**flow/run.sh**
```bash
#!/bin/bash
# the make line also repeats each setting of config.mk as NAME=value (left out here)
make -C /OpenROAD-flow-scripts/flow DESIGN_CONFIG=/design/flow/config.mk WORK_HOME=/design/flow/orfs CLKGATE_MAP_FILE= finish
```
**flow/config.mk**
```make
export PLATFORM = sky130hd
export DESIGN_NAME = user_proj_mul32
export DESIGN_NICKNAME = user_proj_mul32
export VERILOG_FILES = /design/flow/design.v
export SDC_FILE = /design/flow/constraint.sdc
export NUM_CORES = 4
export LEC_CHECK = 0
export CAP_MARGIN = 20
export CELL_PAD_IN_SITES_DETAIL_PLACEMENT = 2
export CORE_ASPECT_RATIO = 1.06
export CORE_MARGIN = 10
export CORE_UTILIZATION = 43
export CTS_CLUSTER_DIAMETER = 162
export MIN_ROUTING_LAYER = met1
export PLACE_DENSITY = 0.55
export SLEW_MARGIN = 35
```
**flow/constraint.sdc**
```tcl
create_clock -name core_clock -period 7.42 [get_ports {wb_clk_i}]
set_input_delay 1.4840 -clock core_clock [delete_from_list [all_inputs] [get_ports {wb_clk_i}]]
set_output_delay 1.4840 -clock core_clock [all_outputs]
set_load 0.01 [all_outputs]
```
**flow/design.v**
```verilog
`default_nettype none
module spm #(parameter size = 32)(
    input wire              clk, 
    input wire              rst,
    input wire              clr,
    input wire              y,
    input wire [size-1:0]   x,
    output wire             p
);
    wire[size-1:1] pp;
    wire[size-1:0] xy;
    genvar i;
    CSADD csa0 (.clk(clk), .rst(rst), .clr(clr), .x(x[0]&y), .y(pp[1]), .sum(p));
    generate 
        for(i=1; i<size-1; i=i+1) begin
            CSADD csa (.clk(clk), .rst(rst), .clr(clr), .x(x[i]&y), .y(pp[i+1]), .sum(pp[i]));
        end 
    endgenerate
    TCMP tcmp (.clk(clk), .rst(rst), .clr(clr), .a(x[size-1]&y), .s(pp[size-1]));
endmodule
module CSADD(
    input wire  clk, 
    input wire  rst,
    input wire  clr,
    input wire  x, 
    input wire  y,
    output reg  sum
);
    reg sc;
    wire hsum1, hco1;
    assign hsum1 = y ^ sc;
    assign hco1 = y & sc;
    wire hsum2, hco2;
    assign hsum2 = x ^ hsum1;
    assign hco2 = x & hsum1;
    always @(posedge clk or posedge rst) begin
        if (rst) begin
            sum <= 1'b0;
            sc <= 1'b0;
        end
        else if (clr) begin
            sum <= 1'b0;
            sc <= 1'b0;
        end
        else begin
            sum <= hsum2;
            sc <= hco1 ^ hco2;
        end
    end
endmodule
module TCMP (
    input wire  clk, 
    input wire  rst,
    input wire  clr,
    input wire  a, 
    output reg  s
);
    reg z;
    always @(posedge clk or posedge rst) begin
        if (rst) begin
            s <= 1'b0;
            z <= 1'b0;
        end
        else if (clr) begin
            s <= 1'b0;
            z <= 1'b0;
        end
        else begin
            z <= a | z;
            s <= a ^ z;
        end
    end
endmodule
`default_nettype none
module mul32 (
    input wire          clk,
    input wire          rst,
    input wire          start,
    input wire  [31:0]  mc,
    input wire  [31:0]  mp,
    output reg  [63:0]  p,
    output wire         done
);
    wire        pw;
    reg [31:0]  Y;
    reg [7:0]   cnt, ncnt;
    reg [1:0]   state, nstate;
    localparam  IDLE=0, RUNNING=1, DONE=2;
    always @(posedge clk or posedge rst)
        if(rst)
            state  <= IDLE;
        else 
            state <= nstate;
    always @*
        case(state)
            IDLE    :   if(start) nstate = RUNNING; else nstate = IDLE;
            RUNNING :   if(cnt == 64) nstate = DONE; else nstate = RUNNING; 
            DONE    :   if(start) nstate = RUNNING; else nstate = DONE;
            default :   nstate = IDLE;
        endcase
    always @(posedge clk)
        cnt <= ncnt;
    always @*
        case(state)
            IDLE    :   ncnt = 0;
            RUNNING :   ncnt = cnt + 1;
            DONE    :   ncnt = 0;
            default :   ncnt = 0;
        endcase
    always @(posedge clk or posedge rst)
        if(rst)
            Y <= 32'b0;
        else if((start == 1'b1)) 
            Y <= mp;
        else if(state==RUNNING) 
            Y <= (Y >> 1);
    always @(posedge clk) 
        if(start)
            p <= 64'b0;
        else if(state==RUNNING)
            p <= {pw, p[63:1]};
    wire y = (state==RUNNING) ? Y[0] : 1'b0;
    spm #(.size(32)) spm32(
        .clk(clk),
        .rst(rst),
        .clr(start),
        .x(mc),
        .y(y),
        .p(pw)
    );
    assign done = (state == DONE);
endmodule
`default_nettype none
module user_proj_mul32 
(
    input wb_clk_i,
    input wb_rst_i,
    input wbs_stb_i,
    input wbs_cyc_i,
    input wbs_we_i,
    input [3:0] wbs_sel_i,
    input [31:0] wbs_dat_i,
    input [31:0] wbs_adr_i,
    output reg wbs_ack_o,
    output reg [31:0] wbs_dat_o,
    output [2:0] irq
);
    reg start;
    wire done;
    wire sys_clk;
    localparam MC_OFF = 8'h00, MP_OFF = 8'h04, P0_OFF = 8'h08, P1_OFF = 8'h0C;
    reg  [31:0]         MP, MC;
    wire [63:0]         P;
    wire                valid           = wbs_stb_i & wbs_cyc_i;
    wire                we              = wbs_we_i && valid;
    wire                re              = ~wbs_we_i && valid;
    wire [3:0]          byte_wr_en      = wbs_sel_i & {4{we}}; 
    wire                we_mp_reg       = we & (wbs_adr_i[7:0] == MP_OFF);
    wire                we_mc_reg       = we & (wbs_adr_i[7:0] == MC_OFF);
    wire                re_mp_reg       = re & (wbs_adr_i[7:0] == MP_OFF);
    wire                re_mc_reg       = re & (wbs_adr_i[7:0] == MC_OFF);
    wire                re_p0_reg       = re & (wbs_adr_i[7:0] == P0_OFF);
    wire                re_p1_reg       = re & (wbs_adr_i[7:0] == P1_OFF);
    assign sys_clk = wb_clk_i;
    always @(posedge sys_clk or posedge wb_rst_i) begin  
        if(wb_rst_i)
            MC <= 32'h0;
        else if(we_mc_reg)  
            MC <= wbs_dat_i;
    end
    always @(posedge sys_clk or posedge wb_rst_i) begin  
        if(wb_rst_i)
            MP <= 32'h0;
        else if(we_mp_reg) 
            MP <= wbs_dat_i;
    end 
    always @(posedge sys_clk or posedge wb_rst_i) begin  
        if(wb_rst_i)
            wbs_ack_o <= 0;
        else
        begin
            if ((we_mc_reg || we_mp_reg || (re_p0_reg && done) || (re_p1_reg && done)))
            begin
                wbs_ack_o <=1;
            end
            else 
                wbs_ack_o <=0; 
        end
    end
    always@(posedge sys_clk or posedge wb_rst_i) begin
        if(wb_rst_i)
            wbs_dat_o <= 32'hDEADBEEF;
        else
        begin
            if (re_p0_reg)
                wbs_dat_o <= P[31:0];
            else if (re_p1_reg)
                 wbs_dat_o <= P[63:32];
            else if (re_mp_reg)
                 wbs_dat_o <= MP;
            else if (re_mc_reg)
                 wbs_dat_o <= MC;
            else
               wbs_dat_o <= 32'hDEADBEEF; 
        end
    end
    always @(posedge sys_clk) 
        start <= (we_mp_reg && wbs_ack_o) ? 1'b1 : 1'b0;
    assign irq = 3'b000;	 
    mul32 mul (
        .clk(wb_clk_i),
        .rst(wb_rst_i),
        .start(start),
        .mc(MC),
        .mp(MP),
        .p(P),
        .done(done)
    );
endmodule
```
==> impl_metrics.env, run 1 <==
# implementation run metrics
export IMPL_logic_family="multiplexers"
export IMPL_drc=0
export IMPL_synthMuxAreaShare=0.219
export IMPL_clockRootBuffer="clkbuf_16"
export IMPL_edf_count=0
export IMPL_cp_startpoint="wbs_adr_i[5]"
export IMPL_ys_sh_simple=0.116
export IMPL_cts_tree="built"
export IMPL_setup_viol=0
export IMPL_place_area_um2=12500
export IMPL_synth_cells=858
export IMPL_p_int_mw=2.61
export IMPL_relSlewSlack=0.449
export IMPL_power_density_nw_per_um2=239
export IMPL_row_count=61
export IMPL_tool_warnings=61
export IMPL_cts_buffers=30
export IMPL_combPwrFrac=0.025
export IMPL_postSynthAreaPerCell_um2=13.3
export IMPL_grtUsageTotal=0.183
export IMPL_area_growth_pct=19.7
export IMPL_ir_drop_uv=159
export IMPL_firstDrtPassIters=4
export IMPL_period_needed_ns=3.64
export IMPL_powerComb_mw=0.0821
export IMPL_cp_depth=5
export IMPL_synth_compound_gate_area_share=0.0193
export IMPL_cts_root_to_sink_buffers=3
export IMPL_switching_share=0.201
export IMPL_fmax_mhz=275
export IMPL_top_cells_by_area="dfrtp_1 37%, dfxtp_1 13%, mux2i_1 8.3%, mux4_2 6.3%, dfstp_2 5.7%"
export IMPL_antenna_found_initial=1
export IMPL_regToRegSetupSlack_ns=4.77
export IMPL_cp_num_buf_inv=2
export IMPL_postCtsSetupBuffers=0
export IMPL_ys_flops=269
export IMPL_finalPower_mw=3.27
export IMPL_clkTransAtPathRegs_ns=0.07
export IMPL_grt_pass1_wl_mm=48.9
export IMPL_path_class="in -> reg"
export IMPL_finalInstanceArea_um2=13700
export IMPL_grt_pass1_vias=8204
export IMPL_whs_endpoint="mul.state[0]"
export IMPL_die_h_um=188
export IMPL_cp_top_family="simple AND/OR/NAND/NOR gates"
export IMPL_grt_setup_unrepaired="no"
export IMPL_fin_skew_ns=0.0174
export IMPL_leakage_nw=6.23
export IMPL_initial_utilization=0.436
export IMPL_pre_cts_ws_ns=3.29
export IMPL_fp_dieW_um=178
export IMPL_cp_slowest_cell="or4_2"
export IMPL_final_antenna_net_count=0
export IMPL_p_clk_mw=1.72
export IMPL_cts_hold_buf=0
export IMPL_finalWeightedCongestion=0.715
export IMPL_comb_area_um2=4760
export IMPL_utilization=0.521
export IMPL_drt_iter0_drc=375
export IMPL_synthArstFlopShare=0.729
export IMPL_p_seq_frac=0.450
export IMPL_arrival_ns=4.07
export IMPL_synth_area_yosys_um2=11400
export IMPL_yosysWarnings=4
export IMPL_status="no timing/DRC/antenna violations"
export IMPL_clock_power_share=0.525
export IMPL_clkSinkCount=269
export IMPL_coreArea_um2=26300
export IMPL_pg_seq_mw=1.47
export IMPL_r2r_end="mul.spm32.genblk1[30].csa.sum"
export IMPL_cap_violations=0
export IMPL_worst_endpoint_required_ns=7.85
export IMPL_period_used=0.490
export IMPL_routed_via_density=5.27
export IMPL_ys_sh_xor=0.00230
export IMPL_ys_seq_share=0.559
export IMPL_filler_cell_count=2457
export IMPL_holdPathStages=1
export IMPL_largest_area_cell="dfrtp_1"
export IMPL_hpwlAfterDp_mm=18.2
export IMPL_most_common_cell="dfrtp_1"
export IMPL_grt_max_degree=148
export IMPL_top_cells_by_count="171 x dfrtp_1, 95 x mux2i_1, 73 x dfxtp_1"
export IMPL_layout_nets=1029
export IMPL_cts_htree_levels=1
export IMPL_synth_top_area_share=0.374
export IMPL_hp_class="reg -> reg"
export IMPL_port_buffers=77
export IMPL_slew_violations=0
export IMPL_worstHoldStart="mul.state[0]"
export IMPL_ys_types=40
export IMPL_routed_wl_mm=30.3
export IMPL_worst_pin_slew_ns=0.827
export IMPL_vias=6819
export IMPL_yosys_area_share_adder=0.0576
export IMPL_ys_cells=858
export IMPL_overflow=0
export IMPL_die_area_um2=33500
export IMPL_crit_fanout=33
export IMPL_clk_insertion_delay_late_ns=0.55
export IMPL_critPathLaunchType="input port"
export IMPL_finalSetupTns_ns=0
export IMPL_endpoint="MP[31]"
export IMPL_wire_per_inst_um=23.4
export IMPL_synth_area_um2=11400
export IMPL_flop_area_um2=6400
export IMPL_p_sw_mw=0.658
export IMPL_r2r_start="mul.state[2]"
export IMPL_worstSetupEndpointType="register"
export IMPL_reg2regPathDepth=4
export IMPL_hold_viol_final=0
export IMPL_ys_flop_type="dfrtp_1"
export IMPL_top_power_group="the clock network"
export IMPL_cts_resized=0
export IMPL_io_pins=109
export IMPL_crit_chain="clkdlybuf4s50_1, or4b_4, or4_2, buf_4, mux2_1"
export IMPL_worst_slack_ns=3.78
export IMPL_slowest_delay_ns=0.69
-- per-layer routing --
layer	routed length [µm]	global-route usage
met1	12600	0.227
met2	16100	0.325
met3	1120	0.0309
met4	476	0.0391
met5	0	0
-- metrics by stage --
| step | hold WS [ns] | cells |
|---|---|---|
| 3_3_place_gp | 0.440 | 1234 |
| 2_1_floorplan | 0.426 | 860 |
| 6_report | 0.485 | 1293 |
| 3_5_place_dp | 0.476 | 1235 |
| 4_1_cts | 0.487 | 1291 |
| 5_1_grt | 0.509 | 1292 |
-- cell type report --
| cell class | count | area share |
|---|---|---|
| timing repair buffer | 90 | 0.0644 |
| clock inverter | 13 | 0.0197 |
| clock buffer | 43 | 0.0651 |
| multi-input combinational | 523 | 0.348 |
| sequential | 269 | 0.468 |
| antenna | 1 | 0.000183 |
| tap | 346 | 0.0316 |
| inverter | 8 | 0.00311 |
==> run 2: changes to the inputs <==
CELL_PAD_IN_SITES_DETAIL_PLACEMENT = default   (was 2)
CELL_PAD_IN_SITES_GLOBAL_PLACEMENT = 1   (was default)
CORE_ASPECT_RATIO = 1.09   (was 1.06)
CORE_MARGIN = 2   (was 10)
CORE_UTILIZATION = 61   (was 43)
CTS_CLUSTER_DIAMETER = 381   (was 162)
MAX_ROUTING_LAYER = met4   (was default)
MIN_ROUTING_LAYER = default   (was met1)
PLACE_DENSITY = default   (was 0.55)
SETUP_SLACK_MARGIN = 0.46   (was default)
SLEW_MARGIN = 20   (was 35)
clock period = 3.91 ns   (was 7.42 ns; I/O delays follow)
==> run 2 against run 1 <==
Compared with the run above: still clean; register-to-register slack got worse by 3.1 ns; die area fell by 41%; sequential power rose by about 90%; critical path type unchanged; critical endpoint is now MP[22]; highest routed layer unchanged.
==> impl_metrics.env, run 2 <==
# implementation run metrics
export IMPL_synthArstFlopShare=0.729
export IMPL_powerComb_mw=0.159
export IMPL_grt_pass1_wl_mm=37.1
export IMPL_hp_class="reg -> reg"
export IMPL_p_seq_frac=0.505
export IMPL_cp_startpoint="wbs_adr_i[1]"
export IMPL_cts_resized=0
export IMPL_placedCellCount=1141
export IMPL_routed_wl_mm=22.0
export IMPL_slowest_delay_ns=0.66
export IMPL_grt_max_degree=85
export IMPL_most_common_cell="dfrtp_1"
export IMPL_cts_tree="built"
export IMPL_worst_slack_ns=1.14
export IMPL_place_area_um2=12500
export IMPL_ys_cells=858
export IMPL_leakage_nw=6.14
export IMPL_clockRootBuffer="clkbuf_16"
export IMPL_largest_area_cell="dfrtp_1"
export IMPL_hpwlAfterDp_mm=13.8
export IMPL_regToRegSetupSlack_ns=1.63
export IMPL_path_class="in -> reg"
export IMPL_endpoint="MP[22]"
export IMPL_grt_setup_unrepaired="no"
export IMPL_pre_cts_ws_ns=0.606
export IMPL_yosys_area_share_adder=0.0576
export IMPL_arrival_ns=3.18
export IMPL_postCtsSetupBuffers=0
export IMPL_cp_top_family="simple AND/OR/NAND/NOR gates"
export IMPL_synth_area_yosys_um2=11400
export IMPL_insertedDiodeCount=0
export IMPL_status="no timing/DRC/antenna violations"
export IMPL_fmax_mhz=361
export IMPL_r2r_end="mul.spm32.genblk1[21].csa.sum"
export IMPL_die_h_um=147
export IMPL_synth_compound_gate_area_share=0.0193
export IMPL_antenna_found_initial=0
export IMPL_layoutNonFillerInstCount=1191
export IMPL_crit_chain="clkdlybuf4s50_1, or4b_4, or4_2, buf_4, mux2_4"
export IMPL_edf_count=0
export IMPL_clkTransAtPathRegs_ns=0.06
export IMPL_finalSetupTns_ns=0
export IMPL_period_needed_ns=2.77
export IMPL_firstDrtPassIters=4
export IMPL_combPwrFrac=0.029
export IMPL_whs_endpoint="mul.cnt[0]"
export IMPL_drc=0
export IMPL_ys_types=40
export IMPL_busiest_layer="met2"
export IMPL_ys_flops=269
export IMPL_synth_area_um2=11400
export IMPL_cp_num_buf_inv=2
export IMPL_layout_nets=1035
export IMPL_worstSetupEndpointType="register"
export IMPL_top_cells_by_count="171 x dfrtp_1, 95 x mux2i_1, 73 x dfxtp_1"
export IMPL_overflow=0
export IMPL_clk_insertion_delay_late_ns=0.53
export IMPL_crit_fanout=22
export IMPL_worstHoldStart="mul.cnt[0]"
export IMPL_die_area_um2=19900
export IMPL_clkSinkCount=269
export IMPL_power_density_nw_per_um2=413
export IMPL_switching_share=0.203
export IMPL_synthMuxAreaShare=0.219
export IMPL_met3_usage=0.0300
export IMPL_postSynthAreaPerCell_um2=13.3
export IMPL_cts_htree_levels=1
export IMPL_ir_drop_uv=357
export IMPL_worst_pin_slew_ns=0.863
export IMPL_reg2regPathDepth=4
export IMPL_cp_depth=5
export IMPL_drt_iter0_drc=274
export IMPL_coreArea_um2=18500
export IMPL_ys_sh_simple=0.116
export IMPL_yosysWarnings=4
export IMPL_use_met2=0.388
export IMPL_relSlewSlack=0.425
export IMPL_worst_endpoint_required_ns=4.32
export IMPL_slew_violations=0
export IMPL_finalWeightedCongestion=0.789
export IMPL_top_cells_by_area="dfrtp_1 37%, dfxtp_1 13%, mux2i_1 8.3%, mux4_2 6.3%, dfstp_2 5.7%"
export IMPL_cts_hold_buf=0
export IMPL_routed_via_density=5.55
export IMPL_synth_cells=858
export IMPL_tool_warnings=57
export IMPL_row_count=52
export IMPL_holdPathStages=1
export IMPL_critPathLaunchType="input port"
export IMPL_use_met1=0.335
export IMPL_cap_violations=0
export IMPL_io_pins=109
export IMPL_initial_utilization=0.619
export IMPL_cts_root_to_sink_buffers=3
export IMPL_p_clk_mw=2.57
export IMPL_area_growth_pct=17.0
export IMPL_setup_viol=0
export IMPL_vias=6605
export IMPL_fin_skew_ns=0.00825
export IMPL_grt_pass1_vias=7103
export IMPL_ys_sh_xor=0.00230
export IMPL_synth_top_area_share=0.374
export IMPL_cts_buffers=28
export IMPL_p_int_mw=4.40
export IMPL_finalPower_mw=5.52
export IMPL_ys_flop_type="dfrtp_1"
export IMPL_fp_dieW_um=135
export IMPL_cp_slowest_cell="or4_2"
export IMPL_logic_family="multiplexers"
export IMPL_grtUsageTotal=0.241
export IMPL_period_used=0.709
export IMPL_port_buffers=77
export IMPL_final_antenna_net_count=0
export IMPL_wire_per_inst_um=18.4
export IMPL_r2r_start="mul.state[2]"
export IMPL_clock_power_share=0.466
export IMPL_finalInstanceArea_um2=13400
export IMPL_pg_seq_mw=2.79
export IMPL_p_sw_mw=1.12
export IMPL_top_power_group="sequential cells"
export IMPL_ys_seq_share=0.559
export IMPL_hold_viol_final=0
-- run 2: through the flow --
step,utilization,hold slack (ns)
3_3_place_gp,0.676,0.442
2_1_floorplan,-,0.426
6_report,0.724,0.470
5_1_grt,0.724,0.499
3_5_place_dp,0.676,0.461
4_1_cts,0.724,0.476
-- run 2: cell type report --
class                   instances  area [µm²]
fillers                      1275        5090
flip-flops and latches        269        6400
multi-input cells             523        4760
clock buffers                  41         801
repair buffers                 98         981
clock inverters                 9        97.6
inverters                       8        33.8
well taps                     243         304
-- run 2: layer usage --
metal	part of all wire	vias to the layer above	wire [µm]
li1	-	3053	-
met1	0.45	3401	9840
met2	0.50	116	10900
met3	0.037	35	807
met4	0.019	0	425
met5	0	-	0
==> run 3: changes to the inputs <==
CELL_PAD_IN_SITES_GLOBAL_PLACEMENT = default   (was 1)
CORE_ASPECT_RATIO = default   (was 1.09)
CORE_UTILIZATION = 67   (was 61)
CTS_CLUSTER_DIAMETER = default   (was 381)
CTS_CLUSTER_SIZE = 96   (was default)
MAX_ROUTING_LAYER = default   (was met4)
SETUP_SLACK_MARGIN = default   (was 0.46)
TNS_END_PERCENT = 65   (was default)
clock period = 14.2 ns   (was 3.91 ns; I/O delays follow)
==> run 3 against run 2 <==
Compared with the run above: routed wire length grew 1.8%; utilization grew 7.0 points; critical endpoint is now MC[5]; power shrank 73%; global-route usage grew 1.8 points; critical path depth is the same.
==> impl_metrics.env, run 3 <==
# implementation run metrics
export IMPL_finalSetupTns_ns=0
export IMPL_ys_cells=858
export IMPL_slew_violations=0
export IMPL_logic_family="multiplexers"
export IMPL_postSynthAreaPerCell_um2=13.3
export IMPL_ys_flop_type="dfrtp_1"
export IMPL_cp_startpoint="wbs_adr_i[5]"
export IMPL_path_class="in -> reg"
export IMPL_critPathLaunchType="input port"
export IMPL_die_h_um=135
export IMPL_final_antenna_net_count=0
export IMPL_cap_violations=0
export IMPL_synth_area_yosys_um2=11400
export IMPL_r2r_end="mul.spm32.genblk1[19].csa.sum"
export IMPL_synth_cells=858
export IMPL_ys_sh_xor=0.00230
export IMPL_leakage_nw=6.07
export IMPL_synthMuxAreaShare=0.219
export IMPL_cp_depth=5
export IMPL_cp_num_buf_inv=2
export IMPL_fin_hold_ws_ns=0.489
export IMPL_p_seq_frac=0.506
export IMPL_yosys_area_share_adder=0.0576
export IMPL_hold_viol_final=0
export IMPL_crit_chain="clkdlybuf4s50_1, or4b_4, nor4_4, buf_4, mux2_2"
export IMPL_combPwrFrac=0.027
export IMPL_finalInstanceArea_um2=13200
export IMPL_cts_buffers=27
export IMPL_drt_iter0_drc=522
export IMPL_area_growth_pct=15.6
export IMPL_top_power_group="sequential cells"
export IMPL_power_density_nw_per_um2=115
export IMPL_cts_hold_buf=0
export IMPL_initial_utilization=0.687
export IMPL_yosysWarnings=4
export IMPL_finalWeightedCongestion=0.725
export IMPL_reg2regPathDepth=4
export IMPL_die_area_um2=18100
export IMPL_pg_seq_mw=0.769
export IMPL_clkSinkCount=269
export IMPL_regToRegSetupSlack_ns=11.72
export IMPL_switching_share=0.203
export IMPL_wire_per_inst_um=19.4
export IMPL_p_sw_mw=0.308
export IMPL_clock_power_share=0.467
export IMPL_p_clk_mw=0.709
export IMPL_grt_max_degree=125
export IMPL_hp_class="reg -> reg"
export IMPL_cts_tree="built"
export IMPL_status="no timing/DRC/antenna violations"
export IMPL_tool_warnings=61
export IMPL_coreArea_um2=16600
export IMPL_firstDrtPassIters=4
export IMPL_hpwlAfterDp_mm=13.3
export IMPL_routed_via_density=5.79
export IMPL_most_common_cell="dfrtp_1"
export IMPL_arrival_ns=5.69
export IMPL_cts_resized=0
export IMPL_grt_pass1_wl_mm=37.4
export IMPL_antenna_found_initial=1
export IMPL_holdPathStages=2
export IMPL_slowest_delay_ns=0.93
export IMPL_worstHoldStart="mul.cnt[7]"
export IMPL_period_used=0.372
export IMPL_endpoint="MC[5]"
export IMPL_cp_top_family="simple AND/OR/NAND/NOR gates"
export IMPL_io_pins=109
export IMPL_vias=6691
export IMPL_period_needed_ns=5.28
export IMPL_clockRootBuffer="clkbuf_16"
export IMPL_cts_htree_levels=1
export IMPL_r2r_start="mul.state[2]"
export IMPL_port_buffers=77
export IMPL_layoutNonFillerInstCount=1155
export IMPL_largest_area_cell="dfrtp_1"
export IMPL_place_area_um2=12300
export IMPL_ys_flops=269
export IMPL_worstSetupEndpointType="register"
export IMPL_worst_endpoint_required_ns=14.60
export IMPL_utilization=0.794
export IMPL_worst_pin_slew_ns=1.12
export IMPL_setup_viol=0
export IMPL_grt_pass1_vias=7204
export IMPL_fp_dieW_um=135
export IMPL_powerComb_mw=0.0414
export IMPL_synthArstFlopShare=0.729
export IMPL_relSlewSlack=0.250
export IMPL_layout_nets=1022
export IMPL_edf_count=0
export IMPL_cts_root_to_sink_buffers=3
export IMPL_crit_fanout=22
export IMPL_cp_slowest_cell="nor4_4"
export IMPL_synth_compound_gate_area_share=0.0193
export IMPL_filler_cell_count=993
export IMPL_clk_insertion_delay_late_ns=0.52
export IMPL_top_cells_by_count="171 x dfrtp_1, 95 x mux2i_1, 73 x dfxtp_1"
export IMPL_grtUsageTotal=0.259
export IMPL_ys_types=40
export IMPL_insertedDiodeCount=0
export IMPL_synth_top_area_share=0.374
export IMPL_ys_seq_share=0.559
export IMPL_row_count=47
export IMPL_p_int_mw=1.21
export IMPL_ys_sh_simple=0.116
export IMPL_drc=0
export IMPL_fin_skew_ns=0.0120
export IMPL_placedCellCount=1106
export IMPL_synth_area_um2=11400
export IMPL_ir_drop_uv=81.6
export IMPL_postCtsSetupBuffers=0
export IMPL_routed_wl_mm=22.4
export IMPL_fmax_mhz=189
export IMPL_clkTransAtPathRegs_ns=0.06
export IMPL_whs_endpoint="mul.cnt[7]"
export IMPL_grt_setup_unrepaired="no"
export IMPL_overflow=0
export IMPL_top_cells_by_area="dfrtp_1 37%, dfxtp_1 13%, mux2i_1 8.3%, mux4_2 6.3%, dfstp_2 5.7%"
-- run 3: area by class of cell --
| cell class | count | area (µm²) | share of cell area |
|---|---|---|---|
| flip-flops and latches | 269 | 6410 | 0.485 |
| multi-input cells | 523 | 4760 | 0.360 |
| clock buffers | 45 | 853 | 0.0646 |
| repair buffers | 86 | 837 | 0.0633 |
| well taps | 220 | 275 | 0.0208 |
| clock inverters | 4 | 47.5 | 0.00360 |
| inverters | 8 | 37.5 | 0.00284 |
-- run 3: per-layer routing --
| metal | track usage | share of wire |
|---|---|---|
| met5 | 0 | 0.00058 |
| met4 | 0.0561 | 0.018 |
| met3 | 0.0424 | 0.045 |
| met2 | 0.415 | 0.48 |
| met1 | 0.382 | 0.46 |
-- run 3: per-stage QoR --
stage	setup WS [ns]	total power, mW
floorplan	6.06	0.805
global placement	8.43	0.824
detailed placement	8.36	0.825
CTS	8.91	1.53
global route	8.87	1.56
finish	8.92	1.52
==> run 4: changes to the inputs <==
CAP_MARGIN = 40   (was 20)
CORE_UTILIZATION = 22   (was 67)
CTS_CLUSTER_DIAMETER = 358   (was default)
CTS_CLUSTER_SIZE = default   (was 96)
MIN_ROUTING_LAYER = met2   (was default)
PLACE_DENSITY = 0.39   (was default)
SETUP_SLACK_MARGIN = 0.37   (was default)
SLEW_MARGIN = 35   (was 20)
TNS_END_PERCENT = default   (was 65)
clock period = 10.0 ns   (was 14.2 ns; I/O delays follow)
==> run 4 against run 3 <==
Compared with the run above: the layout now fails its checks (DRC); largest cell class unchanged; critical path type unchanged; combinational power rose by 58%; critical endpoint is now MP[30]; sequential share of layout area decreased by 2.9 points; setup slack worse by 3.3 ns; via count is 33% higher.
==> impl_metrics.env, run 4 <==
# implementation run metrics
export IMPL_status="failed layout checks"
export IMPL_so_faults="DRC"
export IMPL_yosys_area_share_adder=0.0576
export IMPL_p_clk_mw=1.14
export IMPL_clk_insertion_delay_late_ns=0.57
export IMPL_cts_buffers=31
export IMPL_drt_iter0_drc=515
export IMPL_cp_slowest_cell="or4_2"
export IMPL_pg_seq_mw=1.09
export IMPL_tool_warnings=55
export IMPL_filler_cell_count=5330
export IMPL_setup_viol=0
export IMPL_fin_skew_ns=0.0105
export IMPL_path_class="in -> reg"
export IMPL_grt_pass1_wl_mm=42.1
export IMPL_relSlewSlack=0.531
export IMPL_p_int_mw=1.79
export IMPL_flop_area_um2=6400
export IMPL_reg2regPathDepth=5
export IMPL_slowest_delay_ns=0.98
export IMPL_synthArstFlopShare=0.729
export IMPL_utilization=0.274
export IMPL_clkTransAtPathRegs_ns=0.06
export IMPL_logic_family="multiplexers"
export IMPL_worstSetupEndpointType="register"
export IMPL_period_needed_ns=4.38
export IMPL_layout_nets=1034
export IMPL_leakage_nw=6.19
export IMPL_largest_area_cell="dfrtp_1"
export IMPL_clkSinkCount=269
export IMPL_die_area_um2=53800
export IMPL_cts_htree_levels=1
export IMPL_synth_area_yosys_um2=11400
export IMPL_hold_viol_final=0
export IMPL_clockRootBuffer="clkbuf_16"
export IMPL_combPwrFrac=0.029
export IMPL_routed_wl_mm=26.9
export IMPL_postCtsSetupBuffers=0
export IMPL_cp_top_family="simple AND/OR/NAND/NOR gates"
export IMPL_top_cells_by_area="dfrtp_1 37%, dfxtp_1 13%, mux2i_1 8.3%, mux4_2 6.3%, dfstp_2 5.7%"
export IMPL_ys_sh_simple=0.116
export IMPL_p_sw_mw=0.506
export IMPL_ir_drop_uv=130
export IMPL_most_common_cell="dfrtp_1"
export IMPL_arrival_ns=4.83
export IMPL_routed_via_density=5.42
export IMPL_yosysWarnings=4
export IMPL_grt_setup_unrepaired="no"
export IMPL_ys_sh_xor=0.00230
export IMPL_cts_resized=0
export IMPL_vias=8882
export IMPL_coreArea_um2=51300
export IMPL_ys_seq_share=0.559
export IMPL_comb_area_um2=4760
export IMPL_slew_violations=0
export IMPL_synth_compound_gate_area_share=0.0193
export IMPL_power_density_nw_per_um2=163
export IMPL_layoutNonFillerInstCount=1638
export IMPL_fmax_mhz=228
export IMPL_firstDrtPassIters=50
export IMPL_hp_class="reg -> reg"
export IMPL_antenna_found_initial=1
export IMPL_finalWeightedCongestion=0.639
export IMPL_r2r_start="mul.state[2]"
export IMPL_synth_top_area_share=0.374
export IMPL_top_cells_by_count="171 x dfrtp_1, 95 x mux2i_1, 73 x dfxtp_1"
export IMPL_p_seq_frac=0.476
export IMPL_ys_types=40
export IMPL_die_h_um=232
export IMPL_whs_endpoint="mul.cnt[0]"
export IMPL_drc=4
export IMPL_switching_share=0.221
export IMPL_hpwlAfterDp_mm=15.9
export IMPL_synthMuxAreaShare=0.219
export IMPL_wire_per_inst_um=16.4
export IMPL_critPathLaunchType="input port"
export IMPL_cp_num_buf_inv=2
export IMPL_edf_count=0
export IMPL_cts_hold_buf=0
export IMPL_clock_power_share=0.495
export IMPL_row_count=83
export IMPL_finalSetupTns_ns=0
export IMPL_powerComb_mw=0.0656
export IMPL_synth_cells=858
export IMPL_port_buffers=77
export IMPL_placedCellCount=1571
export IMPL_worst_pin_slew_ns=0.704
export IMPL_period_used=0.438
export IMPL_synth_area_um2=11400
export IMPL_grt_max_degree=82
export IMPL_cts_tree="built"
export IMPL_io_pins=109
export IMPL_ys_flops=269
export IMPL_grtUsageTotal=0.151
export IMPL_fp_dieW_um=232
export IMPL_final_antenna_net_count=0
export IMPL_cts_root_to_sink_buffers=3
export IMPL_cap_violations=0
export IMPL_crit_chain="clkdlybuf4s50_1, or4b_4, or4_2, buf_4, mux2_1"
export IMPL_grt_pass1_vias=10786
export IMPL_cp_startpoint="wbs_adr_i[1]"
export IMPL_worst_endpoint_required_ns=10.45
export IMPL_cp_depth=5
export IMPL_initial_utilization=0.223
export IMPL_ys_cells=858
export IMPL_r2r_end="mul.spm32.genblk1[20].csa.sum"
export IMPL_ys_flop_type="dfrtp_1"
export IMPL_holdPathStages=1
export IMPL_postSynthAreaPerCell_um2=13.3
export IMPL_endpoint="MP[30]"
export IMPL_worstHoldStart="mul.cnt[0]"
export IMPL_overflow=0
export IMPL_area_growth_pct=22.8
export IMPL_regToRegSetupSlack_ns=7.54
export IMPL_finalPower_mw=2.29
export IMPL_top_power_group="the clock network"
export IMPL_crit_fanout=20
-- run 4: stage by stage --
step           hold WS [ns]  setup WS (ns)  instance area (µm²)
2_1_floorplan         0.426           2.70                11400
3_3_place_gp          0.452           5.05                12900
3_5_place_dp          0.459           5.03                12900
4_1_cts               0.474           5.63                14000
5_1_grt               0.496           5.53                14000
6_report              0.470           5.62                14000
-- run 4: final cells by class --
cell class / instances / share of cell area
Sequential cell: 269 / 0.456
Multi-Input combinational cell: 523 / 0.339
Timing Repair Buffer: 94 / 0.0683
Clock buffer: 50 / 0.0675
Tap cell: 680 / 0.0606
Clock inverter: 7 / 0.00454
Inverter: 8 / 0.00267
Antenna cell: 7 / 0.00125
-- run 4: per-layer routing --
metal / wire (µm) / GRT usage / vias to the layer above
met1: 0 / - / 3391
met2: 14300 / 0.169 / 2414
li1: - / - / 3035
met5: 0 / 0 / -
met4: 601 / 0.0308 / 0
met3: 11900 / 0.222 / 42
==> run 5: changes to the inputs <==
ABC_AREA = 1   (was default)
CORE_UTILIZATION = 72   (was 22)
CTS_CLUSTER_DIAMETER = 353   (was 358)
CTS_CLUSTER_SIZE = 10   (was default)
MIN_ROUTING_LAYER = default   (was met2)
PLACE_DENSITY = default   (was 0.39)
PLACE_DENSITY_LB_ADDON = 0.2   (was default)
SETUP_SLACK_MARGIN = 0.73   (was 0.37)
SLEW_MARGIN = 20   (was 35)
clock period = 2.5 ns   (was 10.0 ns; I/O delays follow)
==> run 5 against run 4 <==
Compared with the run above: now clean on timing, DRC and antenna; final cell count rose by 0.31%; sequential power rose to 4.0 times the previous value; clock skew rose by 0.0036 ns; worst hold slack got worse by 0.17 ns; clock power rose to 3.4 times the previous value; largest power group is now sequential cells; largest cell class unchanged; highest routed layer unchanged; global-route usage rose by 18 points; synthesized area rose by 2.7%; sequential cell count did not move.
==> impl_metrics.env, run 5 <==
# implementation run metrics
export IMPL_dr_wl_met2_mm=13.1
export IMPL_grt_pass1_vias=9205
export IMPL_layout_nets=1510
export IMPL_endpoint="wbs_dat_o[10]"
export IMPL_drt_iter0_drc=1063
export IMPL_antenna_found_initial=0
export IMPL_switching_share=0.216
export IMPL_row_count=46
export IMPL_hold_viol_final=0
export IMPL_utilization=0.856
export IMPL_worst_endpoint_required_ns=2.00
export IMPL_routed_wl_mm=28.0
export IMPL_arrival_ns=1.30
export IMPL_die_h_um=132
export IMPL_cp_num_buf_inv=1
export IMPL_die_area_um2=17300
export IMPL_cts_htree_levels=1
export IMPL_top_layer="met4"
export IMPL_wl_met1_mm=11.7
export IMPL_synth_compound_gate_area_share=0.105
export IMPL_ys_sh_xor=0
export IMPL_yosys_area_share_adder=0.0561
export IMPL_power_density_nw_per_um2=630
export IMPL_finalPower_mw=8.57
export IMPL_p_int_mw=6.72
export IMPL_r2r_end="mul.spm32.genblk1[19].csa.sum"
export IMPL_cp_slowest_cell="dfstp_2"
export IMPL_ys_flop_type="dfrtp_1"
export IMPL_io_pins=109
export IMPL_cp_depth=1
export IMPL_clk_insertion_delay_late_ns=0.56
export IMPL_hp_class="in -> async"
export IMPL_fp_dieW_um=132
export IMPL_period_used=0.722
export IMPL_worst_pin_slew_ns=0.569
export IMPL_critPathLaunchType="register"
export IMPL_synthArstFlopShare=0.729
export IMPL_initial_utilization=0.739
export IMPL_reg2regPathDepth=6
export IMPL_fin_skew_ns=0.0141
export IMPL_largest_area_cell="dfrtp_1"
export IMPL_grt_pass1_wl_mm=46.4
export IMPL_path_class="reg -> out"
export IMPL_period_needed_ns=1.80
export IMPL_clock_power_share=0.457
export IMPL_p_seq_frac=0.510
export IMPL_p_clk_mw=3.91
export IMPL_pg_seq_mw=4.37
export IMPL_grtUsageTotal=0.329
export IMPL_port_buffers=77
export IMPL_worst_slack_ns=0.695
export IMPL_slowest_delay_ns=0.52
export IMPL_synth_cells=1337
export IMPL_synth_area_yosys_um2=11700
export IMPL_insertedDiodeCount=0
export IMPL_synthMuxAreaShare=0
export IMPL_overflow=0
export IMPL_cts_buffers=30
export IMPL_hpwlAfterDp_mm=18.1
export IMPL_cp_top_family="flip-flops"
export IMPL_leakage_nw=6.61
export IMPL_most_common_cell="nor2_1"
export IMPL_grt_setup_unrepaired="yes"
export IMPL_crit_fanout=1
export IMPL_r2r_start="mul.state[2]"
export IMPL_top_cells_by_area="dfrtp_1 36%, dfxtp_1 12%, nor2_1 9.0%, dfstp_2 5.6%, inv_1 5.5%"
export IMPL_ir_drop_uv=687
export IMPL_ys_seq_share=0.545
export IMPL_relSlewSlack=0.621
export IMPL_wire_per_inst_um=17.0
export IMPL_top_power_group="sequential cells"
export IMPL_clkSinkCount=269
export IMPL_ys_types=33
export IMPL_cts_tree="built"
export IMPL_wl_met3_mm=2.37
export IMPL_cts_hold_buf=0
export IMPL_area_growth_pct=15.7
export IMPL_synth_area_um2=11700
export IMPL_ys_cells=1337
export IMPL_ys_flops=269
export IMPL_coreArea_um2=15900
export IMPL_regToRegSetupSlack_ns=0.80
export IMPL_cap_violations=0
export IMPL_yosysWarnings=4
export IMPL_postSynthAreaPerCell_um2=8.78
export IMPL_ys_sh_simple=0.202
export IMPL_placedCellCount=1585
export IMPL_clkTransAtPathRegs_ns=0.06
export IMPL_pre_cts_ws_ns=0.306
export IMPL_cts_root_to_sink_buffers=3
export IMPL_cp_startpoint="wbs_dat_o[10]"
export IMPL_combPwrFrac=0.033
export IMPL_worstSetupEndpointType="output port"
export IMPL_slew_violations=0
export IMPL_vias=9433
export IMPL_status="no timing/DRC/antenna violations"
export IMPL_powerComb_mw=0.280
export IMPL_fmax_mhz=554
export IMPL_layoutNonFillerInstCount=1643
export IMPL_finalWeightedCongestion=0.869
export IMPL_firstDrtPassIters=5
export IMPL_crit_chain="clkdlybuf4s15_1"
export IMPL_p_sw_mw=1.85
export IMPL_synth_top_area_share=0.364
export IMPL_drc=0
export IMPL_setup_viol=0
export IMPL_tool_warnings=58
export IMPL_clockRootBuffer="clkbuf_16"
export IMPL_grt_max_degree=89
export IMPL_routed_via_density=5.74
export IMPL_top_cells_by_count="281 x nor2_1, 171 x dfrtp_1, 171 x inv_1"
export IMPL_final_antenna_net_count=0
export IMPL_logic_family="simple AND/OR/NAND/NOR gates"
export IMPL_edf_count=0
## run 5: layout make-up
cell class / instances / area, µm²
Clock buffer: 55 / 845
Tap cell: 216 / 270
Multi-Input combinational cell: 812 / 4280
Sequential cell: 269 / 6400
Timing Repair Buffer: 116 / 1120
Clock inverter: 1 / 16.3
Inverter: 174 / 659
Fill cell: 880 / 2290
## run 5: repair_timing
action | in CTS | in global routing
resized | 98 | 12
endpoints found under the setup margin | 38 | 30
pin swaps | 0 | 2
buffers inserted | 0 | 2
endpoints found under the hold margin | 0 | 0
## run 5: layer usage
layer,vias up,track usage
met5,-,0
met4,0,0.107
met3,81,0.0667
met2,500,0.505
met1,4488,0.482
li1,4364,-
## run 5: stage by stage
stage	instance area [µm²]	setup TNS [ns]	hold WS [ns]
2_1_floorplan	11800	-87.55	0.412
3_3_place_gp	12800	0	0.424
3_5_place_dp	12800	0	0.434
4_1_cts	13600	0	0.304
5_1_grt	13600	0	0.334
6_report	13600	0	0.299
==> run 6: changes to the inputs <==
ABC_AREA = default   (was 1)
CAP_MARGIN = 35   (was 40)
CELL_PAD_IN_SITES_DETAIL_PLACEMENT = 2   (was default)
CELL_PAD_IN_SITES_GLOBAL_PLACEMENT = 1   (was default)
CORE_UTILIZATION = 26   (was 72)
CTS_CLUSTER_DIAMETER = 35   (was 353)
CTS_CLUSTER_SIZE = default   (was 10)
GPL_TIMING_DRIVEN = 0   (was default)
PLACE_DENSITY = 0.45   (was default)
PLACE_DENSITY_LB_ADDON = default   (was 0.2)
SETUP_SLACK_MARGIN = default   (was 0.73)
TNS_END_PERCENT = 15   (was default)
clock period = 6.8 ns   (was 2.5 ns; I/O delays follow)
==> run 6 against run 5 <==
Compared with the run above: critical path type is now in -> reg; final cell count hardly changed; via count is 24% lower; first-iteration DRC count is 76% lower; clock power is 19% lower; non-clock buffer count is 29 higher; still clean on timing, DRC and antenna; critical path depth is 4 higher; register-to-register slack better by 3.3 ns; highest routed layer unchanged; clock skew is 0.0016 ns higher; synthesized cell count is 36% lower; sequential cell count stayed put; utilization is 50 points lower.
==> impl_metrics.env, run 6 <==
# implementation run metrics
export IMPL_status="no timing/DRC/antenna violations"
export IMPL_io_pins=109
export IMPL_finalWeightedCongestion=0.681
export IMPL_endpoint="wbs_dat_o[30]"
export IMPL_worst_slack_ns=2.96
export IMPL_grt_pass1_vias=8521
export IMPL_reg2regPathDepth=6
export IMPL_r2r_end="mul.spm32.genblk1[7].csa.sum"
export IMPL_ys_flop_type="dfrtp_1"
export IMPL_crit_chain="clkdlybuf4s50_1, or4b_4, nor3_1, clkbuf_1, nand2b_1"
export IMPL_synthArstFlopShare=0.729
export IMPL_die_area_um2=45700
export IMPL_crit_fanout=10
export IMPL_ys_sh_xor=0.00230
export IMPL_grt_pass1_wl_mm=53.8
export IMPL_utilization=0.354
export IMPL_power_density_nw_per_um2=319
export IMPL_ys_sh_simple=0.116
export IMPL_period_needed_ns=3.84
export IMPL_cts_resized=0
export IMPL_cp_slowest_cell="clkbuf_1"
export IMPL_fmax_mhz=260
export IMPL_cap_violations=0
export IMPL_powerComb_mw=0.101
export IMPL_cp_top_family="simple AND/OR/NAND/NOR gates"
export IMPL_finalInstanceArea_um2=15300
export IMPL_combPwrFrac=0.021
export IMPL_ir_drop_uv=222
export IMPL_pre_cts_ws_ns=2.33
export IMPL_switching_share=0.213
export IMPL_top_cells_by_area="dfrtp_1 37%, dfxtp_1 13%, mux2i_1 8.3%, mux4_2 6.3%, dfstp_2 5.7%"
export IMPL_postSynthAreaPerCell_um2=13.3
export IMPL_cp_num_buf_inv=2
export IMPL_pg_seq_mw=1.61
export IMPL_tool_warnings=55
export IMPL_top_power_group="the clock network"
export IMPL_overflow=0
export IMPL_p_clk_mw=3.18
export IMPL_edf_count=0
export IMPL_coreArea_um2=43300
export IMPL_whs_endpoint="mul.cnt[0]"
export IMPL_antenna_found_initial=1
export IMPL_slowest_delay_ns=0.74
export IMPL_clock_power_share=0.650
export IMPL_fp_dieW_um=214
export IMPL_slew_violations=0
export IMPL_hp_class="reg -> reg"
export IMPL_drt_iter0_drc=255
export IMPL_grtUsageTotal=0.160
export IMPL_worstHoldStart="mul.cnt[0]"
export IMPL_row_count=76
export IMPL_cts_tree="built"
export IMPL_p_sw_mw=1.04
export IMPL_path_class="in -> reg"
export IMPL_p_seq_frac=0.329
export IMPL_holdPathStages=1
export IMPL_grt_setup_unrepaired="no"
export IMPL_clkSinkCount=269
export IMPL_cts_hold_buf=0
export IMPL_clk_insertion_delay_late_ns=0.60
export IMPL_yosysWarnings=4
export IMPL_logic_family="multiplexers"
export IMPL_routed_wl_mm=34.1
export IMPL_synth_area_um2=11400
export IMPL_top_cells_by_count="171 x dfrtp_1, 95 x mux2i_1, 73 x dfxtp_1"
export IMPL_cp_startpoint="wbs_stb_i"
export IMPL_ys_cells=858
export IMPL_drc=0
export IMPL_insertedDiodeCount=0
export IMPL_initial_utilization=0.264
export IMPL_grt_max_degree=94
export IMPL_wire_per_inst_um=20.8
export IMPL_synth_top_area_share=0.374
export IMPL_synth_cells=858
export IMPL_layoutNonFillerInstCount=1642
export IMPL_ys_flops=269
export IMPL_r2r_start="mul.state[2]"
export IMPL_die_h_um=214
export IMPL_synth_area_yosys_um2=11400
export IMPL_hpwlAfterDp_mm=22.9
export IMPL_largest_area_cell="dfrtp_1"
export IMPL_area_growth_pct=33.9
export IMPL_p_int_mw=3.85
export IMPL_leakage_nw=6.83
export IMPL_period_used=0.565
export IMPL_routed_via_density=4.38
export IMPL_final_antenna_net_count=0
export IMPL_hold_viol_final=0
export IMPL_port_buffers=75
export IMPL_place_area_um2=13000
export IMPL_arrival_ns=4.32
export IMPL_postCtsSetupBuffers=0
export IMPL_clkTransAtPathRegs_ns=0.05
export IMPL_worst_endpoint_required_ns=7.28
export IMPL_cts_root_to_sink_buffers=3
export IMPL_fin_skew_ns=0.0157
export IMPL_worstSetupEndpointType="register"
export IMPL_cts_buffers=59
export IMPL_ys_seq_share=0.559
export IMPL_yosys_area_share_adder=0.0576
export IMPL_firstDrtPassIters=4
export IMPL_finalPower_mw=4.89
export IMPL_layout_nets=1113
export IMPL_ys_types=40
export IMPL_placedCellCount=1525
export IMPL_relSlewSlack=0.388
export IMPL_regToRegSetupSlack_ns=4.14
export IMPL_most_common_cell="dfrtp_1"
export IMPL_finalSetupTns_ns=0
export IMPL_cts_htree_levels=2
export IMPL_cp_depth=5
export IMPL_clockRootBuffer="clkbuf_16"
export IMPL_setup_viol=0
export IMPL_synth_compound_gate_area_share=0.0193
export IMPL_worst_pin_slew_ns=0.918
export IMPL_critPathLaunchType="input port"
export IMPL_synthMuxAreaShare=0.219
export IMPL_vias=7195
export IMPL_fin_hold_ws_ns=0.479
-- run 6: per-layer routing --
metal | up-vias | part of all wire | track usage
li1 | 3250 | - | -
met1 | 3769 | 0.48 | 0.225
met5 | - | 0 | 0
met3 | 50 | 0.038 | 0.0286
met4 | 0 | 0.022 | 0.0532
met2 | 126 | 0.46 | 0.249
-- run 6: layout make-up --
| type | count | area, µm² |
|---|---|---|
| plain buffers | 60 | 268 |
| clock buffers | 69 | 1580 |
| clock inverters | 43 | 652 |
| fillers | 4459 | 28000 |
| inverters | 8 | 37.5 |
| multi-input cells | 523 | 4750 |
| flip-flops and latches | 269 | 6400 |
| well taps | 585 | 732 |
| repair buffers | 85 | 896 |
==> run 7: changes to the inputs <==
CAP_MARGIN = 20   (was 35)
CELL_PAD_IN_SITES_DETAIL_PLACEMENT = default   (was 2)
CELL_PAD_IN_SITES_GLOBAL_PLACEMENT = default   (was 1)
CORE_UTILIZATION = 72   (was 26)
CTS_CLUSTER_DIAMETER = 27   (was 35)
CTS_CLUSTER_SIZE = 71   (was default)
GPL_TIMING_DRIVEN = default   (was 0)
HOLD_SLACK_MARGIN = 0.27   (was default)
PLACE_DENSITY = default   (was 0.45)
PLACE_DENSITY_LB_ADDON = 0.01   (was default)
SETUP_SLACK_MARGIN = 0.7   (was default)
TNS_END_PERCENT = default   (was 15)
clock period = 2.52 ns   (was 6.8 ns; I/O delays follow)
==> run 7 against run 6 <==
Compared with the run above: power increased by 150%; utilization grew 60 points; sequential power rose to 2.7 times the previous value; setup slack lost 2.5 ns; synthesized area did not move; global-route usage increased by 30 points; critical path depth rose by 1; largest cell class unchanged; highest routed layer is now met5.
==> impl_metrics.env, run 7 <==
# implementation run metrics
export IMPL_cp_slowest_cell="clkdlybuf4s50_1"
export IMPL_grt_pass1_vias=9133
export IMPL_crit_chain="clkdlybuf4s50_1, nand2b_4, or4_4, buf_6, buf_16, mux2_4"
export IMPL_status="no timing/DRC/antenna violations"
export IMPL_synth_top_area_share=0.374
export IMPL_regToRegSetupSlack_ns=0.49
export IMPL_cts_tree="built"
export IMPL_postSynthAreaPerCell_um2=13.3
export IMPL_slew_violations=0
export IMPL_fin_hold_ws_ns=0.365
export IMPL_top_power_group="the clock network"
export IMPL_largest_area_cell="dfrtp_1"
export IMPL_leakage_nw=6.98
export IMPL_ys_flop_type="dfrtp_1"
export IMPL_r2r_start="mul.state[2]"
export IMPL_period_used=0.822
export IMPL_clkTransAtPathRegs_ns=0.06
export IMPL_slowest_delay_ns=0.65
export IMPL_fp_dieW_um=130
export IMPL_synth_compound_gate_area_share=0.0193
export IMPL_row_count=46
export IMPL_grt_setup_unrepaired="yes"
export IMPL_edf_count=0
export IMPL_ys_sh_simple=0.116
export IMPL_ys_flops=269
export IMPL_setup_viol=0
export IMPL_vias=9398
export IMPL_drc=0
export IMPL_p_sw_mw=2.76
export IMPL_top_cells_by_area="dfrtp_1 37%, dfxtp_1 13%, mux2i_1 8.3%, mux4_2 6.3%, dfstp_2 5.7%"
export IMPL_p_seq_frac=0.360
export IMPL_drt_iter0_drc=1553
export IMPL_cts_root_to_sink_buffers=3
export IMPL_hpwlAfterDp_mm=15.5
export IMPL_fmax_mhz=483
export IMPL_layoutNonFillerInstCount=1250
export IMPL_overflow=0
export IMPL_routed_wl_mm=47.8
export IMPL_top_cells_by_count="171 x dfrtp_1, 95 x mux2i_1, 73 x dfxtp_1"
export IMPL_antenna_found_initial=5
export IMPL_layout_nets=1097
export IMPL_hp_class="in -> async"
export IMPL_worst_pin_slew_ns=0.597
export IMPL_grtUsageTotal=0.463
export IMPL_grt_pass1_wl_mm=56.4
export IMPL_synth_area_yosys_um2=11400
export IMPL_ir_drop_uv=811
export IMPL_cp_top_family="buffers and inverters"
export IMPL_period_needed_ns=2.07
export IMPL_clk_insertion_delay_late_ns=0.56
export IMPL_finalWeightedCongestion=0.828
export IMPL_r2r_end="mul.spm32.genblk1[6].csa.sum"
export IMPL_powerComb_mw=0.304
export IMPL_arrival_ns=2.49
export IMPL_most_common_cell="dfrtp_1"
export IMPL_worstSetupEndpointType="register"
export IMPL_switching_share=0.229
export IMPL_p_int_mw=9.31
export IMPL_cts_htree_levels=2
export IMPL_critPathLaunchType="input port"
export IMPL_clkSinkCount=269
export IMPL_path_class="in -> reg"
export IMPL_reg2regPathDepth=4
export IMPL_firstDrtPassIters=7
export IMPL_synthArstFlopShare=0.729
export IMPL_finalInstanceArea_um2=15000
export IMPL_combPwrFrac=0.025
export IMPL_yosys_area_share_adder=0.0576
export IMPL_ys_sh_xor=0.00230
export IMPL_ys_types=40
export IMPL_routed_via_density=7.52
export IMPL_clockRootBuffer="clkbuf_16"
export IMPL_final_antenna_net_count=0
export IMPL_initial_utilization=0.728
export IMPL_placedCellCount=1125
export IMPL_p_clk_mw=7.42
export IMPL_cp_startpoint="wbs_we_i"
export IMPL_wire_per_inst_um=38.2
export IMPL_power_density_nw_per_um2=804
export IMPL_logic_family="multiplexers"
export IMPL_hold_viol_final=0
export IMPL_die_h_um=130
export IMPL_port_buffers=77
export IMPL_ys_cells=858
export IMPL_coreArea_um2=15700
export IMPL_worst_endpoint_required_ns=2.94
export IMPL_cp_num_buf_inv=3
export IMPL_die_area_um2=16900
export IMPL_pg_seq_mw=4.34
export IMPL_relSlewSlack=0.591
export IMPL_cts_buffers=48
export IMPL_ys_seq_share=0.559
export IMPL_place_area_um2=12700
export IMPL_finalPower_mw=12.1
export IMPL_synth_area_um2=11400
export IMPL_cap_violations=0
export IMPL_cts_hold_buf=0
export IMPL_endpoint="MP[14]"
export IMPL_yosysWarnings=4
export IMPL_tool_warnings=59
export IMPL_crit_fanout=7
export IMPL_synthMuxAreaShare=0.219
export IMPL_synth_cells=858
export IMPL_cp_depth=6
export IMPL_grt_max_degree=73
export IMPL_clock_power_share=0.615
export IMPL_io_pins=109
export IMPL_fin_skew_ns=0.0202
export IMPL_area_growth_pct=31.4
## run 7: layout make-up
| class | count | area [µm²] |
|---|---|---|
| antenna | 5 | 12.5 |
| clock buffer | 68 | 1390 |
| clock inverter | 21 | 385 |
| fill | 318 | 689 |
| inverter | 8 | 33.8 |
| multi-input combinational | 523 | 4940 |
| sequential | 269 | 6400 |
| tap | 216 | 270 |
| timing repair buffer | 140 | 1590 |
## run 7: routing by layer
layer,up-vias,track usage,wire [µm],share of wire
met2,1217,0.752,20600,0.43
li1,3211,-,-,-
met1,4438,0.562,14200,0.30
met3,524,0.119,7340,0.15
met4,8,0.283,5560,0.12
met5,-,0,71,0.0015
## run 7: repair_timing
action	in CTS	in global routing
resized	103	35
buffers inserted	12	10
pin swaps	4	5
setup endpoints to repair	168	103
endpoints found under the hold margin	0	0
gates cloned	6	3
## run 7: per-stage QoR
step	setup WS [ns]	setup TNS (ns)	util
3_5_place_dp	-0.277	-13.22	0.811
2_1_floorplan	-0.496	-84.81	-
3_3_place_gp	-0.246	-12.13	0.811
4_1_cts	0.562	0	0.944
6_report	0.448	0	0.956
5_1_grt	0.405	0	0.955
==> run 8: changes to the inputs <==
CELL_PAD_IN_SITES_GLOBAL_PLACEMENT = 0   (was default)
CORE_UTILIZATION = 69   (was 72)
CTS_CLUSTER_DIAMETER = 35   (was 27)
CTS_CLUSTER_SIZE = default   (was 71)
HOLD_SLACK_MARGIN = default   (was 0.27)
PLACE_DENSITY_LB_ADDON = 0.02   (was 0.01)
SETUP_SLACK_MARGIN = 0.53   (was 0.7)
clock period = 2.7 ns   (was 2.52 ns; I/O delays follow)
==> run 8 against run 7 <==
Compared with the run above: clock skew fell by 0.0019 ns; synthesized cell count is the same; routed wire length down 48%; critical endpoint is now MP[25]; non-clock buffer count is 33 lower; critical path type unchanged; largest cell class unchanged; critical path depth unchanged; still clean on timing, DRC and antenna; count of clock-buffer cells in the layout decreased by 23; synthesized area is the same; worst hold slack improved by 0.0045 ns; sequential power fell by 6.7%; combinational power fell by 24%; first-iteration DRC count is 76% lower; sequential cell count unchanged.
==> impl_metrics.env, run 8 <==
# implementation run metrics
export IMPL_leakage_nw=6.47
export IMPL_largest_area_cell="dfrtp_1"
export IMPL_logic_family="multiplexers"
export IMPL_crit_chain="dlygate4sd2_1, or4b_4, or4_4, buf_12, buf_16, mux2_4"
export IMPL_cts_tree="built"
export IMPL_cts_htree_levels=2
export IMPL_setup_viol=0
export IMPL_ys_flop_type="dfrtp_1"
export IMPL_fin_hold_ws_ns=0.370
export IMPL_p_sw_mw=2.04
export IMPL_worstSetupEndpointType="register"
export IMPL_synth_cells=858
export IMPL_ys_seq_share=0.559
export IMPL_cts_root_to_sink_buffers=3
export IMPL_cap_violations=0
export IMPL_ys_sh_xor=0.00230
export IMPL_ys_cells=858
export IMPL_clockRootBuffer="clkbuf_16"
export IMPL_r2r_end="mul.spm32.genblk1[15].csa.sum"
export IMPL_path_class="in -> reg"
export IMPL_ys_sh_simple=0.116
export IMPL_relSlewSlack=0.644
export IMPL_clock_power_share=0.549
export IMPL_most_common_cell="dfrtp_1"
export IMPL_endpoint="MP[25]"
export IMPL_clk_insertion_delay_late_ns=0.52
export IMPL_grt_pass1_vias=7556
export IMPL_fmax_mhz=465
export IMPL_layout_nets=1053
export IMPL_synth_compound_gate_area_share=0.0193
export IMPL_regToRegSetupSlack_ns=0.70
export IMPL_arrival_ns=2.55
export IMPL_insertedDiodeCount=0
export IMPL_wire_per_inst_um=20.7
export IMPL_die_h_um=133
export IMPL_cp_depth=6
export IMPL_postSynthAreaPerCell_um2=13.3
export IMPL_worst_slack_ns=0.551
export IMPL_fp_dieW_um=133
export IMPL_final_antenna_net_count=0
export IMPL_top_cells_by_count="171 x dfrtp_1, 95 x mux2i_1, 73 x dfxtp_1"
export IMPL_combPwrFrac=0.024
export IMPL_ys_flops=269
export IMPL_cp_top_family="simple AND/OR/NAND/NOR gates"
export IMPL_crit_fanout=7
export IMPL_synth_area_um2=11400
export IMPL_p_int_mw=7.44
export IMPL_ys_types=40
export IMPL_synthArstFlopShare=0.729
export IMPL_cts_buffers=37
export IMPL_top_cells_by_area="dfrtp_1 37%, dfxtp_1 13%, mux2i_1 8.3%, mux4_2 6.3%, dfstp_2 5.7%"
export IMPL_comb_area_um2=4780
export IMPL_r2r_start="mul.state[2]"
export IMPL_initial_utilization=0.697
export IMPL_hpwlAfterDp_mm=14.3
export IMPL_reg2regPathDepth=4
export IMPL_hold_viol_final=0
export IMPL_area_growth_pct=22.3
export IMPL_cp_slowest_cell="or4_4"
export IMPL_hp_class="in -> async"
export IMPL_coreArea_um2=16400
export IMPL_firstDrtPassIters=4
export IMPL_switching_share=0.215
export IMPL_routed_wl_mm=24.7
export IMPL_slowest_delay_ns=0.61
export IMPL_critPathLaunchType="input port"
export IMPL_layoutNonFillerInstCount=1195
export IMPL_cp_num_buf_inv=3
export IMPL_drc=0
export IMPL_flop_area_um2=6400
export IMPL_yosysWarnings=4
export IMPL_worst_pin_slew_ns=0.534
export IMPL_die_area_um2=17600
export IMPL_vias=6994
export IMPL_drt_iter0_drc=375
export IMPL_period_used=0.796
export IMPL_fin_skew_ns=0.0183
export IMPL_grt_setup_unrepaired="no"
export IMPL_synth_area_yosys_um2=11400
export IMPL_tool_warnings=57
export IMPL_clkTransAtPathRegs_ns=0.05
export IMPL_powerComb_mw=0.230
export IMPL_finalPower_mw=9.48
export IMPL_antenna_found_initial=0
export IMPL_grt_max_degree=73
export IMPL_top_power_group="the clock network"
export IMPL_overflow=0
export IMPL_p_seq_frac=0.427
export IMPL_filler_cell_count=772
export IMPL_grt_pass1_wl_mm=40.3
export IMPL_period_needed_ns=2.15
export IMPL_cts_hold_buf=0
export IMPL_routed_via_density=5.85
export IMPL_synth_top_area_share=0.374
export IMPL_synthMuxAreaShare=0.219
export IMPL_edf_count=0
export IMPL_grtUsageTotal=0.292
export IMPL_finalWeightedCongestion=0.810
export IMPL_yosys_area_share_adder=0.0576
export IMPL_pg_seq_mw=4.05
export IMPL_ir_drop_uv=538
export IMPL_placedCellCount=1121
export IMPL_worst_endpoint_required_ns=3.10
export IMPL_cp_startpoint="wbs_adr_i[5]"
export IMPL_port_buffers=77
export IMPL_p_clk_mw=5.20
export IMPL_pre_cts_ws_ns=-0.0376
export IMPL_io_pins=109
export IMPL_power_density_nw_per_um2=678
export IMPL_row_count=47
export IMPL_status="no timing/DRC/antenna violations"
export IMPL_clkSinkCount=269
export IMPL_slew_violations=0
## run 8: final cells by class
cell class	count	area share
inverters	8	0.00242
well taps	220	0.0197
multi-input cells	523	0.342
repair buffers	107	0.0834
clock buffers	45	0.0721
flip-flops and latches	269	0.458
clock inverters	23	0.0227
## run 8: routing by layer
metal	vias to the layer above	share of wire	GRT usage
li1	3112	-	-
met1	3621	0.42	0.398
met2	199	0.50	0.473
met3	62	0.049	0.0621
met4	0	0.029	0.107
met5	-	0	0
## run 8: metrics by stage
stage	instance area, µm²	util	TNS, ns
after floorplan	11500	-	-60.19
after global placement	12500	0.764	-0.0502
after detailed placement	12500	0.764	-1.48
after CTS	14000	0.850	0
after global routing	14000	0.852	0
final	14000	0.852	0
## run 8: what timing repair did
action	CTS	global route
endpoints found under the setup margin	49	64
setup buffers	3	0
cloned	2	1
gates resized	9	3
pin swaps	0	2
==> run 9: changes to the inputs <==
CELL_PAD_IN_SITES_GLOBAL_PLACEMENT = default   (was 0)
CORE_UTILIZATION = 72   (was 69)
CTS_CLUSTER_DIAMETER = 373   (was 35)
CTS_CLUSTER_SIZE = 14   (was default)
HOLD_SLACK_MARGIN = -0.1   (was default)
PLACE_DENSITY_LB_ADDON = 0.01   (was 0.02)
SETUP_SLACK_MARGIN = 0.71   (was 0.53)
TNS_END_PERCENT = 80   (was default)
clock period = 2.52 ns   (was 2.7 ns; I/O delays follow)
==> run 9 against run 8 <==
Compared with the run above: still clean; utilization increased by 0.74 points; via count down 2.6%; synthesized cell count unchanged; clock skew fell by 0.0025 ns; critical path type unchanged; largest cell class unchanged; highest routed layer unchanged.
==> impl_metrics.env, run 9 <==
# implementation run metrics
export IMPL_status="no timing/DRC/antenna violations"
export IMPL_cp_slowest_cell="or4_4"
export IMPL_worst_endpoint_required_ns=2.91
export IMPL_grt_pass1_wl_mm=37.7
export IMPL_relSlewSlack=0.617
export IMPL_synth_area_yosys_um2=11400
export IMPL_top_power_group="sequential cells"
export IMPL_period_needed_ns=1.99
export IMPL_regToRegSetupSlack_ns=0.74
export IMPL_vias=6815
export IMPL_cp_depth=6
export IMPL_die_h_um=130
export IMPL_clkTransAtPathRegs_ns=0.07
export IMPL_cts_buffers=23
export IMPL_switching_share=0.210
export IMPL_final_antenna_net_count=0
export IMPL_most_common_cell="dfrtp_1"
export IMPL_leakage_nw=6.25
export IMPL_crit_chain="buf_6, or4b_4, or4_4, buf_12, buf_12, mux2_4"
export IMPL_synthArstFlopShare=0.729
export IMPL_crit_fanout=6
export IMPL_utilization=0.860
export IMPL_ys_sh_simple=0.116
export IMPL_overflow=0
export IMPL_p_int_mw=6.17
export IMPL_grt_max_degree=87
export IMPL_coreArea_um2=15700
export IMPL_fp_dieW_um=130
export IMPL_r2r_end="mul.spm32.genblk1[11].csa.sum"
export IMPL_synth_cells=858
export IMPL_worstSetupEndpointType="register"
export IMPL_worst_slack_ns=0.535
export IMPL_pre_cts_ws_ns=-0.239
export IMPL_p_seq_frac=0.554
export IMPL_reg2regPathDepth=4
export IMPL_routed_wl_mm=23.5
export IMPL_routed_via_density=5.79
export IMPL_slew_violations=0
export IMPL_filler_cell_count=765
export IMPL_top_cells_by_count="171 x dfrtp_1, 95 x mux2i_1, 73 x dfxtp_1"
export IMPL_worst_pin_slew_ns=0.575
export IMPL_cts_hold_buf=0
export IMPL_powerComb_mw=0.259
export IMPL_cp_num_buf_inv=3
export IMPL_combPwrFrac=0.033
export IMPL_hpwlAfterDp_mm=14.3
export IMPL_clock_power_share=0.412
export IMPL_ys_sh_xor=0.00230
export IMPL_cap_violations=0
export IMPL_drc=0
export IMPL_firstDrtPassIters=4
export IMPL_endpoint="MP[23]"
export IMPL_path_class="in -> reg"
export IMPL_synth_top_area_share=0.374
export IMPL_clockRootBuffer="clkbuf_16"
export IMPL_p_clk_mw=3.22
export IMPL_synth_compound_gate_area_share=0.0193
export IMPL_finalInstanceArea_um2=13500
export IMPL_layoutNonFillerInstCount=1177
export IMPL_tool_warnings=58
export IMPL_largest_area_cell="dfrtp_1"
export IMPL_finalPower_mw=7.81
export IMPL_edf_count=0
export IMPL_io_pins=109
export IMPL_r2r_start="mul.state[2]"
export IMPL_postSynthAreaPerCell_um2=13.3
export IMPL_placedCellCount=1123
export IMPL_clkSinkCount=269
export IMPL_ys_flop_type="dfrtp_1"
export IMPL_antenna_found_initial=0
export IMPL_synthMuxAreaShare=0.219
export IMPL_port_buffers=77
export IMPL_yosysWarnings=4
export IMPL_slowest_delay_ns=0.59
export IMPL_drt_iter0_drc=427
export IMPL_ys_cells=858
export IMPL_initial_utilization=0.728
export IMPL_logic_family="multiplexers"
export IMPL_cts_root_to_sink_buffers=3
export IMPL_fmax_mhz=504
export IMPL_pg_seq_mw=4.33
export IMPL_ys_flops=269
export IMPL_grtUsageTotal=0.287
export IMPL_finalWeightedCongestion=0.777
export IMPL_wire_per_inst_um=19.9
export IMPL_top_cells_by_area="dfrtp_1 37%, dfxtp_1 13%, mux2i_1 8.3%, mux4_2 6.3%, dfstp_2 5.7%"
export IMPL_grt_setup_unrepaired="yes"
export IMPL_setup_viol=0
export IMPL_clk_insertion_delay_late_ns=0.51
export IMPL_hold_viol_final=0
export IMPL_critPathLaunchType="input port"
export IMPL_cts_htree_levels=1
export IMPL_fin_skew_ns=0.0158
export IMPL_fin_hold_ws_ns=0.347
export IMPL_cts_tree="built"
export IMPL_p_sw_mw=1.64
export IMPL_layout_nets=1052
export IMPL_finalSetupTns_ns=0
export IMPL_period_used=0.788
export IMPL_insertedDiodeCount=0
export IMPL_area_growth_pct=18.1
export IMPL_row_count=46
export IMPL_ir_drop_uv=537
export IMPL_synth_area_um2=11400
export IMPL_hp_class="in -> async"
export IMPL_yosys_area_share_adder=0.0576
export IMPL_grt_pass1_vias=7357
export IMPL_cp_top_family="simple AND/OR/NAND/NOR gates"
export IMPL_cpMostUsedCell="buf_12"
export IMPL_cp_startpoint="wbs_adr_i[1]"
export IMPL_ys_seq_share=0.559
export IMPL_arrival_ns=2.37
export IMPL_die_area_um2=16900
export IMPL_place_area_um2=12700
export IMPL_power_density_nw_per_um2=578
export IMPL_ys_types=40
[run 9: what timing repair did]
action,CTS,global route
resized,72,12
pin swaps,3,3
setup buffers,7,2
gates cloned,3,1
setup endpoints to repair,125,77
[run 9: per-layer routing]
layer | wire (µm) | up-vias | global-route usage
li1 | - | 3086 | -
met3 | 969 | 51 | 0.0447
met5 | 0 | - | 0
met1 | 9860 | 3494 | 0.391
met4 | 631 | 0 | 0.106
met2 | 12000 | 184 | 0.479
[run 9: layout make-up]
| type | instances | area [µm²] | area share |
|---|---|---|---|
| Multi-Input combinational cell | 523 | 4820 | 0.357 |
| Clock inverter | 1 | 16.3 | 0.00120 |
| Clock buffer | 40 | 639 | 0.0473 |
| Sequential cell | 269 | 6400 | 0.474 |
| Inverter | 8 | 33.8 | 0.00250 |
| Timing Repair Buffer | 120 | 1320 | 0.0980 |
| Tap cell | 216 | 270 | 0.0200 |
No activity file was given, so power comes from the tool's default toggle rates.
